==> inputs of v10 <==
==> flow/design.v <==
`timescale 1ns/1ns
module MIPS(input clk, rst,
	output [31:0] imem_addr, input [31:0] imem_data,
	output [31:0] dmem_addr, output [31:0] dmem_wdata, output dmem_we, input [31:0] dmem_rdata);
	wire Is_SV, MemtoReg, Reg_Write, Mem_Read, Mem_Write ,  Branch, ALUsrc, ld;
	wire [1:0] regDst, writeDst, Jump;
	wire [2:0] ALUOp;
	wire [3:0] ALUOperation;
	wire [5:0] func, opcode;
	Data_path DP(clk , rst  , MemtoReg , Reg_Write , Mem_Read, Mem_Write , Branch , ALUsrc ,  ld , regDst ,   writeDst , Jump , ALUOperation, func, opcode,
		imem_addr, imem_data, dmem_addr, dmem_wdata, dmem_we, dmem_rdata);
	controller CU(opcode , MemtoReg , Reg_Write , Mem_Read ,Mem_Write ,  Branch , ALUsrc , ld , regDst ,  writeDst , Jump , ALUOp);
	ALU_control ALU_CU(func , ALUOp , ALUOperation);
endmodule
`timescale 1ns/1ns
module Data_path (input clk , reset , MemtoReg , Reg_Write , Mem_Read, Mem_Write  , Branch , ALUsrc ,  ld ,input [1:0] regDst ,   writeDst , Jump , input[3:0] ALUOperation, output [5:0]func, opcode,
  output [31:0] imem_addr, input [31:0] imem_data, output [31:0] dmem_addr, output [31:0] dmem_wdata, output dmem_we, input [31:0] dmem_rdata);
  wire [31:0] adrToPC, PC_out, PC_inc_out, Extend_data, instruction, WritetoReg_data,
  high_out, low_out, write_data, Read_data1, Read_data2, Operand_data2, branch_data
  , Mem_read_value , shifted_ext , adr_inc_out , concated;
  wire [63:0] ALU_result;
  wire Zero;
  wire [4:0] write_reg;
  wire [27:0] shifted_inst;
  PC CUT_PC(clk , reset, adrToPC , PC_out);
  PC_inc CUT_PCinc(PC_out, PC_inc_out);
  Sign_extend CUT_SE(instruction[15:0] , Extend_data);
  assign imem_addr = PC_out;
  assign instruction = imem_data;
  Mux4to1_32bit CUT_mux4_32( WritetoReg_data , PC_inc_out, high_out , low_out , writeDst , write_data);
  Mux3to1_5bit CUT_mux3_5( instruction[20:16] , instruction[15:11], 5'b11111, regDst , write_reg);
  Register_file CUT_RF(clk , reset ,  instruction[25:21] , instruction[20:16] , write_reg , write_data , Reg_Write , Read_data1 ,Read_data2);
  Mux2to1_32bit CUT_mux2_32( Read_data2 ,Extend_data , ALUsrc , Operand_data2);
  Shl2_32 CUT_shl2(Extend_data , shifted_ext);
  address_inc CUT_inc_adr( PC_inc_out, shifted_ext , adr_inc_out);
  assign can_branch = Zero & Branch;
  Mux2to1_32bit CUT3_mux2_32( PC_inc_out , adr_inc_out ,can_branch , branch_data);
  Shl2_26 CUT2_shl2( instruction[25:0] , shifted_inst);
  assign concated = {PC_inc_out[31:28], shifted_inst};
  Mux3to1_32bit CUT2_mux3_32( branch_data , concated, Read_data1 , Jump, adrToPC);
  ALU_32bit CUT_ALU(Read_data1, Operand_data2 , ALUOperation , ALU_result, Zero);
  REG32 High(reset, clk, ld, ALU_result[63:32], high_out);
  REG32 Low(reset, clk, ld, ALU_result[31:0], low_out);
  assign dmem_addr = ALU_result[31:0];
  assign dmem_wdata = Read_data2;
  assign dmem_we = Mem_Write;
  assign Mem_read_value = dmem_rdata;
  Mux2to1_32bit CUT2_mux2_32( ALU_result[31:0] , Mem_read_value ,MemtoReg , WritetoReg_data);
  assign func = instruction[5:0];
  assign opcode = instruction[31:26];
 endmodule
module controller (input [5:0] opcode , output reg MemtoReg , Reg_Write , Mem_Read , Mem_Write ,  Branch , ALUsrc , ld ,output reg [1:0] regDst ,  writeDst , Jump , output reg  [2:0] ALUOp);
	parameter [5:0] R_TYPE = 6'b000000;
	parameter [5:0] ADD_IMEDIATE = 6'b000001;  
	parameter [5:0] SLT_IMEDIATE = 6'b000010;  
	parameter [5:0] LOAD_WORD = 6'b000011;  
	parameter [5:0] SAVE_WORD = 6'b000100;  
	parameter [5:0] BRANCH_EQUAL = 6'b000101;  
	parameter [5:0] JUMP = 6'b000110;  
	parameter [5:0] JUMP_REG = 6'b000111;  
	parameter [5:0] JUMP_AND_LINK = 6'b001000;  
	always @ (*)
	begin 
		{MemtoReg , Reg_Write , Mem_Read , Branch , ALUsrc , ld, regDst , writeDst , Mem_Write ,  Jump , ALUOp} = 16'b0;
		Mem_Write = 1'b0;
		case (opcode)
		R_TYPE: begin  
			{regDst, Reg_Write, ALUsrc, MemtoReg, writeDst, Jump} = 9'b011000000;
			ALUOp = 3'b101;
		end
		ADD_IMEDIATE: begin  
			{regDst, Reg_Write, ALUsrc, MemtoReg, writeDst, Jump} = 9'b001100000;
			ALUOp = 3'b000;
		end
		SLT_IMEDIATE: begin  
			{regDst, Reg_Write, ALUsrc, MemtoReg, writeDst, Jump} = 9'b001100000;
			ALUOp = 3'b011;
		end	
		LOAD_WORD: begin  
			{regDst, MemtoReg, Reg_Write, Mem_Read, ALUsrc, writeDst, Jump} = 10'b0011110000;
			ALUOp = 3'b000;
			end	
		SAVE_WORD:begin  
			{ALUsrc, Mem_Write ,Jump} = 4'b1100;
			ALUOp = 3'b000;
			end
		BRANCH_EQUAL:begin  
			{Branch, Jump} = 3'b100;
			ALUOp = 3'b001;
		end
		JUMP:begin  
			{Jump} = 2'b01;
			end	
		JUMP_AND_LINK:begin  
			{Reg_Write, regDst, writeDst, Jump} = 7'b1100101;
			end
		JUMP_REG:begin  
			{Jump} = 2'b10;
			end		
		endcase
	end
endmodule 
module ALU_control(input [5:0] func , input [2:0] ALUop , output reg [3:0] ALUoperation);  
always @ (*)
	begin 
	  ALUoperation = 4'b0000;
	  case(ALUop)
	    0: ALUoperation = 4'b0000;  
	    1: ALUoperation = 4'b0111;  
	    2: ALUoperation = 4'b1000;  
	    3: ALUoperation = 4'b0110;  
	    4: ALUoperation = 4'b0010;  
	    5: case(func)
	         0: ALUoperation = 4'b0000;  
	         1: ALUoperation = 4'b0001;  
	         2: ALUoperation = 4'b0011;  
	         3: ALUoperation = 4'b0100;  
	         4: ALUoperation = 4'b0101;  
	         5: ALUoperation = 4'b0110;  
	         default: ALUoperation = 4'b0000;
	         endcase
	    default: ALUoperation = 4'b0000;
	     endcase
  end
endmodule
module ALU_32bit( input [31:0] In1 ,In2 , input [3:0] ALU_Sel ,output [63:0] Out, output Zero);
  reg [63:0] ALU_Result;
  reg temp_zero;
  always @(*)
  begin
      ALU_Result = 64'b0;
      temp_zero = 1'b0;
      case(ALU_Sel)
      4'b0000:  
       ALU_Result = In1 + In2; 
      4'b0001:  
       ALU_Result = In1 - In2;
      4'b0011:  
       ALU_Result = In1 & In2;
      4'b0100:  
       ALU_Result = In1 | In2;
      4'b0101:  
       ALU_Result = In1 ^ In2;
      4'b0110:  
       ALU_Result = ( In1 < In2 ) ? 32'd1 : 32'd0;
      4'b0111:  
       temp_zero = ( In1 == In2 ) ? 1'd1 : 1'd0  ;
      4'b1000:  
       temp_zero =  ( In1 == In2 ) ? 1'd0 : 1'd1;
        default: ALU_Result = 64'b0 ; 
      endcase
  end
  assign Out = ALU_Result;
  assign Zero = temp_zero;
endmodule
`timescale 1ns/1ns
module Register_file ( input clk, reset , input [4:0] Read_reg1 , Read_reg2 , write_reg ,  input [31:0] write_data , input reg_write ,output [31:0] Read_data1 ,Read_data2 );
	reg [31:0] Reg_data [0:31];
 	wire [31:0] test;
	assign test = Reg_data[9];
	integer i;
	assign Read_data1 = Reg_data[Read_reg1];
	assign Read_data2 = Reg_data[Read_reg2];
	always @ (posedge clk)
	begin 
		if ( reset )
			begin
				for ( i=0 ; i < 32 ; i = i+1)
					Reg_data [i] <= 0;
			end
		else 
			begin 
				if ( reg_write )
					if ( write_reg != 5'b0 )
						Reg_data[write_reg] <= write_data;
					else
					  Reg_data[write_reg] <= Reg_data[write_reg];
			end
	end
endmodule
`timescale 1ns/1ns
module REG32(input rst, clk, ld, input [31:0]data, output reg [31:0]out);
  always @(posedge clk) begin
      if(rst) out<=32'b0;
      else if(ld==1) out<=data;
      else out<=out;
  end
endmodule
`timescale 1ns/1ns
module PC(input clk , reset,  input [31:0] PC , 	output reg [31:0] PC_out);
	always @(posedge clk) begin
		if (reset)
			PC_out <=32'b0;
		else 
			PC_out <= PC;
	end
endmodule
module PC_inc ( input [31:0] PC , output [31:0] PC_inc_out);
	assign PC_inc_out = PC + 4;
endmodule
module address_inc( input [31:0] In1 , In2 , output [31:0] adr_inc_out);
	assign adr_inc_out = In1 + In2;
endmodule	
module Mux2to1_32bit( input [31:0] In1 , In2 ,input Sel , output [31:0]Out);
	assign Out = (Sel == 1'b0) ? In1 : 
	             (Sel == 1'b1) ? In2 : 32'bx;
endmodule
module Mux3to1_5bit( input [4:0] In1 , In2, In3 , input [1:0]Sel , output [4:0]Out);
	assign Out = (Sel == 2'b00) ? In1 : 
	             (Sel == 2'b01) ? In2 : 
	             (Sel == 2'b10) ? In3 : 5'bx;
endmodule
module Mux3to1_32bit( input [31:0] In1 , In2, In3 , input [1:0]Sel , output [31:0]Out);
	assign Out = (Sel == 2'b00) ? In1 : 
	             (Sel == 2'b01) ? In2 : 
	             (Sel == 2'b10) ? In3 : 32'bx;
endmodule
module Mux4to1_32bit( input [31:0] In1 , In2, In3 , In4 , input [1:0]Sel , output [31:0]Out);
	assign Out = (Sel == 2'b00) ? In1 : 
	             (Sel == 2'b01) ? In2 : 
	             (Sel == 2'b10) ? In3 : 
	             (Sel == 2'b11) ? In4 : 32'bx;
endmodule
module Sign_extend ( input [15:0] In , output reg [31:0] Out);
	integer i;
	always @ (*)
	begin 
		for ( i=16 ; i<32 ; i = i+1 )
		begin 
			Out [i] = In[15];
			Out [i-16] = In[i-16];
		end
	end
endmodule
module Shl2_32(input [31:0] In , 	output [31:0] Out);
    assign Out = {In[29:0], 2'b00};
endmodule
module Shl2_26(input [25:0] In , 	output [27:0] Out);
    assign Out = {In, 2'b00};
endmodule
==> flow/run.sh <==
#!/bin/bash
# the make line also repeats each setting of config.mk as NAME=value (left out here)
make -C /OpenROAD-flow-scripts/flow DESIGN_CONFIG=/design/flow/config.mk WORK_HOME=/design/flow/orfs CLKGATE_MAP_FILE= finish
==> flow/config.mk <==
export PLATFORM = sky130hd
export DESIGN_NAME = MIPS
export DESIGN_NICKNAME = MIPS
export VERILOG_FILES = /design/flow/design.v
export SDC_FILE = /design/flow/constraint.sdc
export NUM_CORES = 4
export LEC_CHECK = 0
export CAP_MARGIN = 20
export CORE_MARGIN = 2
export CORE_UTILIZATION = 60
export CTS_CLUSTER_SIZE = 52
export GPL_TIMING_DRIVEN = 1
export MIN_ROUTING_LAYER = met1
export PLACE_DENSITY_LB_ADDON = 0.01
export SETUP_SLACK_MARGIN = 0.32
export SLEW_MARGIN = 20
export TNS_END_PERCENT = 90
==> flow/constraint.sdc <==
create_clock -name core_clock -period 5.88 [get_ports {clk}]
set_input_delay 1.1760 -clock core_clock [delete_from_list [all_inputs] [get_ports {clk}]]
set_output_delay 1.1760 -clock core_clock [all_outputs]
set_load 0.01 [all_outputs]
==> v8: changes against v10 <==
ABC_AREA = 1   (was not set)
CAP_MARGIN = 10   (was 20)
CELL_PAD_IN_SITES_DETAIL_PLACEMENT = 2   (was not set)
CORE_ASPECT_RATIO = 0.65   (was not set)
CORE_MARGIN = 10   (was 2)
CORE_UTILIZATION = 34   (was 60)
CTS_CLUSTER_SIZE = not set   (was 52)
GPL_ROUTABILITY_DRIVEN = 1   (was not set)
GPL_TIMING_DRIVEN = 0   (was 1)
MAX_ROUTING_LAYER = met4   (was not set)
PLACE_DENSITY_LB_ADDON = 0.25   (was 0.01)
SETUP_SLACK_MARGIN = 3.61   (was 0.32)
TNS_END_PERCENT = 15   (was 90)
==> flow/constraint.sdc (replaced) <==
create_clock -name core_clock -period 14.4 [get_ports {clk}]
set_input_delay 2.8800 -clock core_clock [delete_from_list [all_inputs] [get_ports {clk}]]
set_output_delay 2.8800 -clock core_clock [all_outputs]
set_load 0.01 [all_outputs]
==> v35: changes against v10 <==
CORE_UTILIZATION = 72   (was 60)
CTS_CLUSTER_SIZE = 40   (was 52)
HOLD_SLACK_MARGIN = 0.3   (was not set)
PLACE_DENSITY = 0.35   (was not set)
PLACE_DENSITY_LB_ADDON = not set   (was 0.01)
SETUP_SLACK_MARGIN = 3.29   (was 0.32)
==> flow/constraint.sdc (replaced) <==
create_clock -name core_clock -period 11.9 [get_ports {clk}]
set_input_delay 2.3800 -clock core_clock [delete_from_list [all_inputs] [get_ports {clk}]]
set_output_delay 2.3800 -clock core_clock [all_outputs]
set_load 0.01 [all_outputs]
==> v4: changes against v10 <==
CORE_ASPECT_RATIO = 0.5   (was not set)
CORE_UTILIZATION = 40   (was 60)
CTS_CLUSTER_SIZE = 15   (was 52)
GPL_TIMING_DRIVEN = not set   (was 1)
HOLD_SLACK_MARGIN = 0.14   (was not set)
MAX_ROUTING_LAYER = met5   (was not set)
MIN_ROUTING_LAYER = not set   (was met1)
PLACE_DENSITY_LB_ADDON = not set   (was 0.01)
SETUP_SLACK_MARGIN = not set   (was 0.32)
TNS_END_PERCENT = not set   (was 90)
==> flow/constraint.sdc (replaced) <==
create_clock -name core_clock -period 10.5 [get_ports {clk}]
set_input_delay 2.1000 -clock core_clock [delete_from_list [all_inputs] [get_ports {clk}]]
set_output_delay 2.1000 -clock core_clock [all_outputs]
set_load 0.01 [all_outputs]
==> impl_table.tex <==
% Generated from flow reports
\begin{tabular}{lr}
\hline
Metric & Value \\
\hline
\multicolumn{2}{l}{\textbf{Floorplanning}} \\
Core Region & between 150000 and 200000 um\^{}2 \\
Horiz. Die Dim & roughly 570 um \\
\multicolumn{2}{l}{\textbf{Placed design}} \\
Placed Instance Area & 77500 um\^{}2 \\
RD Place Congestion & 1.28 \\
\multicolumn{2}{l}{\textbf{Logic synthesis}} \\
Comb area leader & simple AND/OR/NAND/NOR gates \\
\multicolumn{2}{l}{\textbf{Run status}} \\
Outcome & stopped before the end \\
Tool Error & [ERROR GRT-0116] Global routing finished with congestion. Check the congestion regions in the DRC Viewer. \\
Halt point of the flow & global routing \\
\multicolumn{2}{l}{\textbf{Clocking}} \\
Cts repair resizes & 899 \\
\hline
\end{tabular}
# the run above: v8

==> impl_table.tex <==
% Synthesis and place-and-route results
\begin{tabular}{lr}
\hline
Metric & Value \\
\hline
\multicolumn{2}{l}{\textbf{Floorplanning}} \\
Horiz. Die Dim & 561 um \\
Core Region & between 150000 and 200000 um\^{}2 \\
\multicolumn{2}{l}{\textbf{Placed design}} \\
RD Place Congestion & a little over 1 \\
Placed Instance Area & about 67000 um\^{}2 \\
\multicolumn{2}{l}{\textbf{Run status}} \\
Outcome & no timing/DRC/antenna violations \\
\multicolumn{2}{l}{\textbf{Logic synthesis}} \\
Comb area leader & multiplexers \\
\hline
\end{tabular}
# the run above: v4

==> impl_table.tex <==
% Synthesis and place-and-route results
\begin{tabular}{lr}
\hline
Metric & Value \\
\hline
\multicolumn{2}{l}{\textbf{Run status}} \\
Outcome & complete, but fails checks \\
Checks failing in the layout checks & setup timing \\
\multicolumn{2}{l}{\textbf{STA}} \\
Post-route setup slack & -1080 ps \\
RSZ-0062 raised after global routing & yes \\
Setup violation total in the final timing report & 122 \\
\multicolumn{2}{l}{\textbf{Clocking}} \\
Cts repair resizes & about 500 \\
\multicolumn{2}{l}{\textbf{Logic synthesis}} \\
Comb area leader & multiplexers \\
\multicolumn{2}{l}{\textbf{Floorplanning}} \\
Horiz. Die Dim & approximately 330 um \\
\multicolumn{2}{l}{\textbf{Placed design}} \\
RD Place Congestion & 1.05 \\
\multicolumn{2}{l}{\textbf{Power}} \\
Total power & around 25000 uW \\
\hline
\end{tabular}
# the run above: v10

==> impl_table.tex <==
% Generated from flow reports
\begin{tabular}{lr}
\hline
Metric & Value \\
\hline
\multicolumn{2}{l}{\textbf{Run status}} \\
Outcome & stopped before the end \\
Halt point of the flow & global routing \\
Tool Error & [ERROR GRT-0232] Routing congestion too high. Check the congestion heatmap in the GUI. \\
\multicolumn{2}{l}{\textbf{Placed design}} \\
Placed Instance Area & 65400 um\^{}2 \\
RD Place Congestion & 1.06 \\
\multicolumn{2}{l}{\textbf{Logic synthesis}} \\
Comb area leader & multiplexers \\
\multicolumn{2}{l}{\textbf{Clocking}} \\
Cts repair resizes & 568 \\
\hline
\end{tabular}
# the run above: v35

Power figures rest on the tool's default switching activity, not on a simulated workload.
